// CPU
module CPU(result,pc_value,r0_value,rf_we,instr,rst, clk);
input clk;
input rst;
input [15:0] instr;
output [15:0] result;
output [15:0] pc_value;
output [15:0] r0_value;
output rf_we;
wire [15:0] r0;
wire [15:0]out_ireg;
wire [3:0]out_idec_to_addrRdest;
wire [3:0]out_idec_to_addrRsrc;
wire [2:0]out_idec_to_alu_select;
wire [3:0]out_immHigh_idec;
wire out_wr_en_idec;
wire out_arith_mux_select0_idec;
wire out_arith_mux_select1_idec;
wire [15:0]out_arith_mux_to_alu_input;
wire [15:0] out_rfRsrc_to_arith_mux;
wire [15:0] out_imm_sign_extended_to_arith_mux;
wire [15:0] out_imm_zero_extended_to_arith_mux;
wire [15:0]out_rfRdest_to_alu;
wire [15:0] out_alu_to_mux;
wire C,V,N,Z;
wire [15:0] out_muxload;
wire select_mux_load;
wire select_mux_mov;
wire [15:0] out_left_shifted_to_muxload_in;
wire [15:0] out_ram_to_muxload_in;
wire ram_en;
wire [15:0]out_pc;
assign pc_value = out_pc;
assign r0_value = r0;
assign rf_we = out_wr_en_idec;
wire [2:0]select_mux_which_load;
wire [15:0] out_mov_mux;
wire [15:0] out_mux_to_rf;
assign result = out_mux_to_rf;
wire [15:0] out_shifter_to_select_mux_which_load;
wire [15:0] out_mux_to_shifter_in;
wire select_which_to_shift;
wire branch;
wire jump;
wire [15:0] bj_value;
wire select_br_or_jump;
wire [15:0] out_psr;
wire [15:0]input_psr;
assign input_psr[0] = C;
assign input_psr[1] = V;
assign input_psr[2] = N;
assign input_psr[3] = Z;
assign input_psr[15:4] = 12'b0;
inde dec(ram_en, select_br_or_jump, branch, jump, select_which_to_shift, select_mux_mov, select_mux_load,select_mux_which_load,out_immHigh_idec,out_idec_to_addrRdest, out_idec_to_addrRsrc, out_idec_to_alu_select, out_wr_en_idec,out_arith_mux_select1_idec, out_arith_mux_select0_idec, out_ireg, out_psr[3:0]);
reg16 inst_reg(rst, clk, instr, out_ireg);
reg16 psr(rst, clk, input_psr, out_psr);
  ...
Size in the first run: roughly 3,000 cells after synthesis, ~550 flip-flops, roughly 67 I/O pins, roughly 32,000 µm² of cells after synthesis.
export LEC_CHECK = 0
export ABC_AREA = 0
export CAP_MARGIN = 20
export CELL_PAD_IN_SITES_DETAIL_PLACEMENT = 1
export CORE_ASPECT_RATIO = 1.07
export CORE_MARGIN = 10
export CORE_UTILIZATION = 38
export CTS_CLUSTER_DIAMETER = 265
export CTS_CLUSTER_SIZE = 36
export GPL_TIMING_DRIVEN = 0
export MIN_ROUTING_LAYER = met2
export PLACE_DENSITY_LB_ADDON = 0.07
export SETUP_SLACK_MARGIN = 0.03
export SLEW_MARGIN = 0
create_clock -name core_clock -period 6.32 [get_ports {clk}]
run.sh (not shown) runs the stock make flow with config.mk's settings and CLKGATE_MAP_FILE=.
The starting point did not get past global routing.
Next try:
- ABC_AREA: 0 -> unset
- CAP_MARGIN: 20 -> 30
- CORE_ASPECT_RATIO: 1.07 -> 1.56
- CORE_MARGIN: 10 -> 2
- CORE_UTILIZATION: 38 -> 49
- CTS_CLUSTER_DIAMETER: 265 -> unset
- CTS_CLUSTER_SIZE: 36 -> unset
- GPL_TIMING_DRIVEN: 0 -> unset
- MIN_ROUTING_LAYER: met2 -> met1
- PLACE_DENSITY: unset -> 0.54
- PLACE_DENSITY_LB_ADDON: 0.07 -> unset
- SETUP_SLACK_MARGIN: 0.03 -> 1.96
- SLEW_MARGIN: 0 -> 20
- TNS_END_PERCENT: unset -> 25
- clock period: 6.32 -> 6.84 ns (I/O delays scaled with it)
Result:
- This time the run finished but fails on negative setup slack
- die area goes down by about 30%
- area after synthesis does not change
- synthesized cell count is unchanged
Next try:
- CAP_MARGIN: 30 -> 20
- CELL_PAD_IN_SITES_DETAIL_PLACEMENT: 1 -> unset
- CORE_ASPECT_RATIO: 1.56 -> unset
- CORE_UTILIZATION: 49 -> 9
- MIN_ROUTING_LAYER: met1 -> unset
- PLACE_DENSITY: 0.54 -> 0.6
- SETUP_SLACK_MARGIN: 1.96 -> unset
- TNS_END_PERCENT: 25 -> unset
- clock period: 6.84 -> 12.7 ns (I/O delays scaled with it)
Effect: With this change the flow ran to the end with no violations; cell area hardly moves; clock skew drops by 12 ps; routed wire length drops by 14%; utilization drops by 51 points; synthesized area stays the same; power drops by 52%; non-clock buffer count drops by 371.
Next try:
- CORE_UTILIZATION: 9 -> 29
- CTS_CLUSTER_SIZE: unset -> 45
- MAX_ROUTING_LAYER: unset -> met5
- MIN_ROUTING_LAYER: unset -> met1
- PLACE_DENSITY: 0.6 -> unset
- PLACE_DENSITY_LB_ADDON: unset -> 0.13
- SLEW_MARGIN: 20 -> 15
- clock period: 12.7 -> 8.39 ns (I/O delays scaled with it)
The changed run ran to the end with no violations.
Synthesized cell count stays the same.
Power rose by 51%.
Final cell count came out lower by 40%.
Next try:
- ABC_AREA: unset -> 1
- CAP_MARGIN: 20 -> 0
- CORE_ASPECT_RATIO: unset -> 1.63
- CORE_MARGIN: 2 -> 7
- CORE_UTILIZATION: 29 -> 38
- CTS_CLUSTER_SIZE: 45 -> unset
- MAX_ROUTING_LAYER: met5 -> unset
- MIN_ROUTING_LAYER: met1 -> met2
- PLACE_DENSITY_LB_ADDON: 0.13 -> unset
- SETUP_SLACK_MARGIN: unset -> 0.03
- SLEW_MARGIN: 15 -> 20
- clock period: 8.39 -> 6.32 ns (I/O delays scaled with it)
The new run finished with negative setup slack left.
Critical path depth went up by 8.
Global-route usage went up by 29 points.
Routed wire length went up by 13%.
Total power went up by about 40%.
Clock power went up by about 18%.
Worst hold slack degrades by 26 ps.
First-iteration DRC count went up to 3.7 times its value.
Final cell count went up by 10%.
Count of clock-buffer cells in the layout went down by 16.
Design area went up by about 1.6%.
Next try:
- ABC_AREA: 1 -> unset
- CAP_MARGIN: 0 -> 5
- CORE_ASPECT_RATIO: 1.63 -> unset
- CORE_MARGIN: 7 -> 2
- CORE_UTILIZATION: 38 -> 66
- CTS_CLUSTER_DIAMETER: unset -> 355
- CTS_CLUSTER_SIZE: unset -> 53
- MAX_ROUTING_LAYER: unset -> met4
- MIN_ROUTING_LAYER: met2 -> unset
- PLACE_DENSITY: unset -> 0.6
- SETUP_SLACK_MARGIN: 0.03 -> -0.39
- TNS_END_PERCENT: unset -> 80
- clock period: 6.32 -> 5.29 ns (I/O delays scaled with it)
After rerunning:
- Now the flow never finished: it broke off in global routing on GRT-0232
- die area came out lower by about 44%
- synthesized cell count came out lower by about 17%
- synthesized area came out higher by 4.4%
Power and IR drop assume default switching activity.
